==> run A <==
Design fpu, start of the top module:
module fpu #(
    parameter DATA_WIDTH = 32,
    parameter INST_WIDTH = 1
)(
    input                   i_clk,
    input                   i_rst_n,
    input  [DATA_WIDTH-1:0] i_data_a,
    input  [DATA_WIDTH-1:0] i_data_b,
    input  [INST_WIDTH-1:0] i_inst,
    input                   i_valid,
    output [DATA_WIDTH-1:0] o_data,
    output                  o_valid
);
    reg [DATA_WIDTH-1:0] o_data_r, o_data_w; 
    reg                  o_valid_r, o_valid_w;
    wire [30:23]          i_expo_a, i_expo_b;
    wire [22:0]           i_frag_a, i_frag_b;
    reg [30:23]           i_expo_sub;
    reg [30:23]           o_expo;
    wire                  i_sign_a, i_sign_b;
    reg [46:0]            i_frag_aa, i_frag_bb;
    reg [23:0]            i_frag_a1, i_frag_b1;
    reg [46:0]            i_frag_af, i_frag_bf;
    reg [47:0]            i_frag_o, i_frag_ma, i_frag_mb;
    reg [22:0]            i_frag_oo;
    assign o_data = o_data_r;   
    assign o_valid = o_valid_r;
    assign i_expo_a = i_data_a[30:23];
    assign i_expo_b = i_data_b[30:23];
    assign i_frag_a = i_data_a[22:0];
    assign i_frag_b = i_data_b[22:0];
    assign i_sign_a = i_data_a[DATA_WIDTH-1];
    assign i_sign_b = i_data_b[DATA_WIDTH-1];
    always @(*) begin
        i_expo_sub = 8'd0;
        o_expo     = 8'd0;
        i_frag_aa  = 47'd0;
        i_frag_bb  = 47'd0;
        i_frag_a1  = 24'd0;
        i_frag_b1  = 24'd0;
        i_frag_af  = 47'd0;
        i_frag_bf  = 47'd0;
        i_frag_o   = 48'd0;
        i_frag_ma  = 48'd0;
        i_frag_mb  = 48'd0;
        i_frag_oo  = 23'd0;
        if (i_valid) begin     
            case (i_inst) 
                1'd0: begin   
                    i_frag_a1 = {1'b1, i_frag_a};
                    i_frag_b1 = {1'b1, i_frag_b};
                    if (i_expo_a > i_expo_b) begin 
                        i_expo_sub = i_expo_a - i_expo_b;
                        i_frag_bf = {i_frag_b1, 23'b0};
                        i_frag_bb = i_frag_bf >> i_expo_sub;
  ...
clock: 9.9 ns
lec_check: 0
cap_margin: 15
cell_pad_in_sites_global_placement: 3
core_aspect_ratio: 0.8
core_margin: 4
core_utilization: 16
cts_cluster_diameter: 103
cts_cluster_size: 14
max_routing_layer: met4
min_routing_layer: met2
slew_margin: 20
tns_end_percent: 100
run.sh (not shown) runs the stock make flow with config.mk's settings and CLKGATE_MAP_FILE=.
==> inputs of run H, as changes to run A <==
--- a/flow/config.mk
+++ b/flow/config.mk
@@ -7,8 +7,7 @@
 export LEC_CHECK = 0
-export CAP_MARGIN = 15
+export CAP_MARGIN = 20
 export CELL_PAD_IN_SITES_GLOBAL_PLACEMENT = 3
-export CORE_ASPECT_RATIO = 0.8
 export CORE_MARGIN = 4
 export CORE_UTILIZATION = 16
-export CTS_CLUSTER_DIAMETER = 103
+export CTS_CLUSTER_DIAMETER = 334
 export CTS_CLUSTER_SIZE = 14
@@ -16,2 +15,3 @@
 export MIN_ROUTING_LAYER = met2
+export PLACE_DENSITY_LB_ADDON = 0.19
 export SLEW_MARGIN = 20
==> flow/constraint.sdc (replaced) <==
create_clock -name core_clock -period 21.5 [get_ports {i_clk}]
set_input_delay 4.3000 -clock core_clock [delete_from_list [all_inputs] [get_ports {i_clk}]]
set_output_delay 4.3000 -clock core_clock [all_outputs]
set_load 0.01 [all_outputs]
==> inputs of run R, as changes to run A <==
==> flow/config.mk (replaced) <==
export PLATFORM = sky130hd
export DESIGN_NAME = fpu
export DESIGN_NICKNAME = fpu
export VERILOG_FILES = /design/flow/design.v
export SDC_FILE = /design/flow/constraint.sdc
export NUM_CORES = 4
export LEC_CHECK = 0
export CAP_MARGIN = 20
export CORE_MARGIN = 2
export CORE_UTILIZATION = 58
export SETUP_SLACK_MARGIN = -0.78
export SLEW_MARGIN = 20
==> flow/constraint.sdc (replaced) <==
create_clock -name core_clock -period 10.7 [get_ports {i_clk}]
set_input_delay 2.1400 -clock core_clock [delete_from_list [all_inputs] [get_ports {i_clk}]]
set_output_delay 2.1400 -clock core_clock [all_outputs]
set_load 0.01 [all_outputs]
==> results <==
	run R	run H	run A
Outcome	complete, but fails checks	complete, no violations	complete, but fails checks
Violated checks	negative setup slack	-	negative setup slack
Top metal layer carrying routed signals	met5	met4	met4
Instance count after placement with tap cells included	7,864	8,873	10,805
Setup WS post-layout	-1.09 ns	2.94 ns	-1.96 ns
Endpoint of the worst setup timing path	o_data_r[19]	o_data_r[13]	o_data_r[16]
Area taken by multi-input logic gates	37,400 um2	36,500 um2	39,800 um2
Share of the clock period used by the worst path	110%	86.3%	120%
Worst rel slew slack	24.9%	18.8%	26.5%
Log Warnings	96	92	94
FP Rows	97	186	166
Fillers	4,660	29,196	28,522
Global placer's final weighted congestion	1.13	0.987	1.07
Post-CTS setup buffer count	55	0	111
Number of vias per cell after detailed routing	6.53	6.45	6.28
Worst path required time	10.87 ns	21.70 ns	10.10 ns
Launch point of the worst path	i_data_a[4]	i_data_a[28]	i_data_a[6]
Count of endpoints failing setup in the final report	31	0	31

========
==> v19 <==
fpu again, from the RTL that the note above started with.
make LEC_CHECK=0 ABC_AREA=1 CAP_MARGIN=20 CELL_PAD_IN_SITES_DETAIL_PLACEMENT=1 CORE_MARGIN=3 CORE_UTILIZATION=40 CTS_CLUSTER_DIAMETER=209 CTS_CLUSTER_SIZE=66 GPL_TIMING_DRIVEN=0 SETUP_SLACK_MARGIN=3.3 SLEW_MARGIN=35 TNS_END_PERCENT=20 finish   # period 14.0 ns
==> v27 (differences from v19) <==
Settings changed: ABC_AREA 1 to default, CELL_PAD_IN_SITES_DETAIL_PLACEMENT 1 to default, CORE_MARGIN 3 to 2, CORE_UTILIZATION 40 to 72, CTS_CLUSTER_DIAMETER 209 to 215, CTS_CLUSTER_SIZE 66 to 36, GPL_TIMING_DRIVEN 0 to default, SETUP_SLACK_MARGIN 3.3 to 1.07, SLEW_MARGIN 35 to 20, TNS_END_PERCENT 20 to default.
==> flow/constraint.sdc (replaced) <==
create_clock -name core_clock -period 12.5 [get_ports {i_clk}]
set_input_delay 2.5000 -clock core_clock [delete_from_list [all_inputs] [get_ports {i_clk}]]
set_output_delay 2.5000 -clock core_clock [all_outputs]
set_load 0.01 [all_outputs]
==> v14 (differences from v19) <==
Settings changed: ABC_AREA 1 to default, CELL_PAD_IN_SITES_DETAIL_PLACEMENT 1 to default, CORE_MARGIN 3 to 2, CORE_UTILIZATION 40 to 65, CTS_CLUSTER_DIAMETER 209 to default, CTS_CLUSTER_SIZE 66 to 59, GPL_TIMING_DRIVEN 0 to default, SETUP_SLACK_MARGIN 3.3 to default, SLEW_MARGIN 35 to 20, TNS_END_PERCENT 20 to default.
==> flow/constraint.sdc (replaced) <==
create_clock -name core_clock -period 13.0 [get_ports {i_clk}]
set_input_delay 2.6000 -clock core_clock [delete_from_list [all_inputs] [get_ports {i_clk}]]
set_output_delay 2.6000 -clock core_clock [all_outputs]
set_load 0.01 [all_outputs]
==> results <==
Worst-case hold slack: v19 2.36 ns; v14 2.73 ns; v27 -
Tally of clock buffers in the finished layout: v19 6; v14 5; v27 -
Element type at the critical path end: v19 flip-flop; v14 flip-flop; v27 -
# diodes: v19 13; v14 8; v27 -
Post-cts gate resize count: v19 718; v14 0; v27 403
Vias after detailed routing: v19 54800; v14 45600; v27 -
Final sum of negative setup slack: v19 0 ns; v14 -0.0207 ns; v27 -
Post-route cell area: v19 50500 um2; v14 46400 um2; v27 -
Layout-stage area growth over the synthesis result: v19 18.4%; v14 12.5%; v27 -
Fraction of standard cell area in multi-input logic: v19 71.1%; v14 78.5%; v27 -
Horiz. Die Dim: v19 333 um; v14 256 um; v27 243 um
Vias per cell: v19 6.13; v14 6.87; v27 -
Detailed Route WL: v19 259000 um; v14 175000 um; v27 -
Critical-path cell with the highest stage delay: v19 sky130_fd_sc_hd__fa_2; v14 sky130_fd_sc_hd__a2111oi_1; v27 -
Post-Synthesis Cells: v19 7232; v14 5522; v27 5522
Worst hold path type: v19 input port to asynchronous set/reset pin; v14 input port to asynchronous set/reset pin; v27 -
Post-synth area from yosys stat: v19 42700 um2; v14 41300 um2; v27 41300 um2
Run status: v19 timing/DRC/antenna clean; v14 complete, but fails checks; v27 aborted with a tool error
Failing step: v19 -; v14 -; v27 global routing (5_1_grt)
Reasons for failing layout checks: v19 -; v14 negative setup slack; v27 -
Area fraction in compound gates after synthesis: v19 11.2%; v14 21.4%; v27 21.4%
Filler cells: v19 14300; v14 4931; v27 -

========
==> zinc: inputs <==
==> flow/design.v <==
module fpu #(
    parameter DATA_WIDTH = 32,
    parameter INST_WIDTH = 1
)(
    input                   i_clk,
    input                   i_rst_n,
    input  [DATA_WIDTH-1:0] i_data_a,
    input  [DATA_WIDTH-1:0] i_data_b,
    input  [INST_WIDTH-1:0] i_inst,
    input                   i_valid,
    output [DATA_WIDTH-1:0] o_data,
    output                  o_valid
);
    reg [DATA_WIDTH-1:0] o_data_r, o_data_w; 
    reg                  o_valid_r, o_valid_w;
    wire [30:23]          i_expo_a, i_expo_b;
    wire [22:0]           i_frag_a, i_frag_b;
    reg [30:23]           i_expo_sub;
    reg [30:23]           o_expo;
    wire                  i_sign_a, i_sign_b;
    reg [46:0]            i_frag_aa, i_frag_bb;
    reg [23:0]            i_frag_a1, i_frag_b1;
    reg [46:0]            i_frag_af, i_frag_bf;
    reg [47:0]            i_frag_o, i_frag_ma, i_frag_mb;
    reg [22:0]            i_frag_oo;
    assign o_data = o_data_r;   
    assign o_valid = o_valid_r;
    assign i_expo_a = i_data_a[30:23];
    assign i_expo_b = i_data_b[30:23];
    assign i_frag_a = i_data_a[22:0];
    assign i_frag_b = i_data_b[22:0];
    assign i_sign_a = i_data_a[DATA_WIDTH-1];
    assign i_sign_b = i_data_b[DATA_WIDTH-1];
    always @(*) begin
        i_expo_sub = 8'd0;
        o_expo     = 8'd0;
        i_frag_aa  = 47'd0;
        i_frag_bb  = 47'd0;
        i_frag_a1  = 24'd0;
        i_frag_b1  = 24'd0;
        i_frag_af  = 47'd0;
        i_frag_bf  = 47'd0;
        i_frag_o   = 48'd0;
        i_frag_ma  = 48'd0;
        i_frag_mb  = 48'd0;
        i_frag_oo  = 23'd0;
        if (i_valid) begin     
            case (i_inst) 
                1'd0: begin   
                    i_frag_a1 = {1'b1, i_frag_a};
                    i_frag_b1 = {1'b1, i_frag_b};
                    if (i_expo_a > i_expo_b) begin 
                        i_expo_sub = i_expo_a - i_expo_b;
                        i_frag_bf = {i_frag_b1, 23'b0};
                        i_frag_bb = i_frag_bf >> i_expo_sub;
                        i_frag_aa = {i_frag_a1, 23'b0};
                        o_expo = i_expo_a;
                    end
                    else begin
                        i_expo_sub = i_expo_b - i_expo_a;
                        i_frag_af = {i_frag_a1, 23'b0};
                        i_frag_aa = i_frag_af >> i_expo_sub;
                        i_frag_bb = {i_frag_b1, 23'b0};
                        o_expo = i_expo_b;
                    end
                    if (i_sign_a ^ i_sign_b) begin                        
                        if (i_frag_aa > i_frag_bb) begin
                            i_frag_o = i_frag_aa - i_frag_bb;
                            o_data_w[DATA_WIDTH-1] = i_sign_a;
                        end
                        else begin
                            i_frag_o = i_frag_bb - i_frag_aa;
                            o_data_w[DATA_WIDTH-1] = i_sign_b;
                        end
                        if (i_frag_o[46] == 1) begin
                            if (i_frag_o[22] == 1)
                                o_data_w[22:0] = i_frag_o[45:23]+1;
                            else
                                o_data_w[22:0] = i_frag_o[45:23];
                            o_data_w[30:23] = o_expo;
                        end
                        else if (i_frag_o[45] == 1) begin
                            if (i_frag_o[21] == 1)
                                o_data_w[22:0] = i_frag_o[44:22]+1;
                            else
                                o_data_w[22:0] = i_frag_o[44:22];
                            o_data_w[30:23] = o_expo - 1;
                        end
                        else if (i_frag_o[44] == 1) begin
                            if (i_frag_o[20] == 1)
                                o_data_w[22:0] = i_frag_o[43:21]+1;
                            else
                                o_data_w[22:0] = i_frag_o[43:21];
                            o_data_w[30:23] = o_expo - 2;
                        end
                        else if (i_frag_o[43] == 1) begin
                            if (i_frag_o[19] == 1)
                                o_data_w[22:0] = i_frag_o[42:20]+1;
                            else
                                o_data_w[22:0] = i_frag_o[42:20];
                            o_data_w[30:23] = o_expo - 3;
                        end
                        else if (i_frag_o[42] == 1) begin
                            if (i_frag_o[18] == 1)
                                o_data_w[22:0] = i_frag_o[41:19]+1;
                            else
                                o_data_w[22:0] = i_frag_o[41:19];
                            o_data_w[30:23] = o_expo - 4;
                        end
                        else begin
                            o_data_w[22:0] = i_frag_o[39:17];
                            o_data_w[30:23] = o_expo;                               
                        end
                    end
                    else begin
                        i_frag_o = i_frag_aa + i_frag_bb;
                        if (i_frag_o[47] == 1) begin
                            if (i_frag_o[23] == 1)
                                o_data_w[22:0] = i_frag_o[46:24]+1;
                            else
                                o_data_w[22:0] = i_frag_o[46:24];
                            o_data_w[30:23] = o_expo + 1;
                        end
                        else if (i_frag_o[46] == 1) begin
                            if (i_frag_o[22] == 1)
                                o_data_w[22:0] = i_frag_o[45:23] + 1;
                            else
                                o_data_w[22:0] = i_frag_o[45:23];
                            o_data_w[30:23] = o_expo;
                        end
                        else begin
                            o_data_w[22:0] = i_frag_o[44:12];
                            o_data_w[30:23] = o_expo - 1;
                        end
                        o_data_w[DATA_WIDTH-1] = i_sign_a;
                    end
                    o_valid_w = 1;                    
                end
                1'd1: begin
                    o_expo = i_expo_a + i_expo_b - 127;
                    o_data_w[DATA_WIDTH-1] = i_sign_a ^ i_sign_b;
                    i_frag_ma[47:24] = 24'd0;
                    i_frag_ma[23] = 1;
                    i_frag_ma[22:0] = i_frag_a;
                    i_frag_mb[47:24] = 24'd0;
                    i_frag_mb[23] = 1;
                    i_frag_mb[22:0] = i_frag_b;
                    i_frag_o = i_frag_ma * i_frag_mb;
                    if (i_frag_o[22] && i_frag_o[21]) begin
                        i_frag_o[47:23] = i_frag_o[47:23] + 1;
                    end
                    else if (i_frag_o[22] && ~i_frag_o[21]) begin 
                        i_frag_o[20] = |i_frag_o[20:0]? 1 : 0;  
                        if (i_frag_o[20] == 1)
                            i_frag_o[47:23] = i_frag_o[47:23] + 1;
                        else if (i_frag_o[23] == 1)
                            i_frag_o[47:23] = i_frag_o[47:23] + 1;
                    end
                    if (i_frag_o[47] || ~i_frag_o[46]) begin
                        if (i_frag_o[47]) begin
                            i_frag_o = i_frag_o >> 1;
                            o_expo = o_expo + 1;   
                        end  
                        if (i_frag_o[22] && i_frag_o[21]) begin
                            i_frag_o[47:23] = i_frag_o[47:23] + 1;
                        end
                        else if (i_frag_o[22] && ~i_frag_o[21]) begin 
                            i_frag_o[20] = |i_frag_o[20:0]? 1 : 0;  
                            if (i_frag_o[20] == 1)
                                i_frag_o[47:23] = i_frag_o[47:23] + 1;
                            else if (i_frag_o[23] == 1)
                                i_frag_o[47:23] = i_frag_o[47:23] + 1;
                        end
                    end
                    o_data_w[22:0] = i_frag_o[45:23];
                    o_data_w[30:23] = o_expo;
                    o_valid_w = 1;    
                end
                default: begin
                    o_data_w     = 0;
                    o_valid_w    = 1;  
                end  
            endcase
        end else begin
            o_data_w     = 0; 
            o_valid_w    = 0;  
        end
    end
    always @(posedge i_clk or negedge i_rst_n) begin
        if(~i_rst_n) begin    
            o_data_r <= 0;
            o_valid_r <= 0;
        end else begin
            o_data_r <= o_data_w;
            o_valid_r <= o_valid_w;
        end
    end
endmodule
==> flow/run.sh <==
#!/bin/bash
# the make line also repeats each setting of config.mk as NAME=value (left out here)
make -C /OpenROAD-flow-scripts/flow DESIGN_CONFIG=/design/flow/config.mk WORK_HOME=/design/flow/orfs CLKGATE_MAP_FILE= finish
==> flow/config.mk <==
export PLATFORM = sky130hd
export DESIGN_NAME = fpu
export DESIGN_NICKNAME = fpu
export VERILOG_FILES = /design/flow/design.v
export SDC_FILE = /design/flow/constraint.sdc
export NUM_CORES = 4
export LEC_CHECK = 0
export ABC_AREA = 1
export CAP_MARGIN = 20
export CORE_MARGIN = 2
export CORE_UTILIZATION = 62
export CTS_CLUSTER_DIAMETER = 205
export CTS_CLUSTER_SIZE = 100
export SLEW_MARGIN = 20
==> flow/constraint.sdc <==
create_clock -name core_clock -period 9.14 [get_ports {i_clk}]
set_input_delay 1.8280 -clock core_clock [delete_from_list [all_inputs] [get_ports {i_clk}]]
set_output_delay 1.8280 -clock core_clock [all_outputs]
set_load 0.01 [all_outputs]
==> yarrow: changes against zinc <==
--- a/flow/config.mk
+++ b/flow/config.mk
@@ -7,8 +7,7 @@
 export LEC_CHECK = 0
-export ABC_AREA = 1
 export CAP_MARGIN = 20
 export CORE_MARGIN = 2
-export CORE_UTILIZATION = 62
-export CTS_CLUSTER_DIAMETER = 205
-export CTS_CLUSTER_SIZE = 100
+export CORE_UTILIZATION = 59
+export SETUP_SLACK_MARGIN = -0.28
 export SLEW_MARGIN = 20
+export TNS_END_PERCENT = 35
==> flow/constraint.sdc (replaced) <==
create_clock -name core_clock -period 14.0 [get_ports {i_clk}]
set_input_delay 2.8000 -clock core_clock [delete_from_list [all_inputs] [get_ports {i_clk}]]
set_output_delay 2.8000 -clock core_clock [all_outputs]
set_load 0.01 [all_outputs]
==> comparison table <==
	zinc	yarrow
Run status	stopped before the end	complete, but fails checks
Stage where the flow stopped	global routing (5_1_grt)	-
Layout check failures	-	setup timing
Post-synthesis cell count from yosys	7232	5522
Synthesized instance count	7232	5522
Register area share after synthesis	0.0193	0.0200
Minimum setup slack after placement	-2060 ps	395 ps
Share of synthesized cell area in full adder, half adder and majority cells	0.319	0.330
Library cells used by synthesis	63	139
Floorplan die height	266 um	268 um
Synth Area in Compound Gates	0.112	0.214
Cell count after placement	9275	6533
Core Box Area	0.0683 mm^2	0.0689 mm^2
Avg Synthesized Cell Area	5.90 um^2	7.47 um^2
Initial cell density of the core	0.625	0.599
Chip area in the Yosys report	0.0427 mm^2	0.0413 mm^2
Overall chip area	0.0710 mm^2	0.0721 mm^2
Last weighted congestion value of the routability-driven placer	1.19	1.15
Setup bufs post-CTS	140	0
Post-synthesis xor/xnor area fraction	0.0363	0.0670
Standard cell area after detailed placement	0.0546 mm^2	0.0444 mm^2
Multiplexer share of the synthesized area	0.000234	0.0330
Number of gates resized after cts	564	0
Chip Width	266 um	268 um
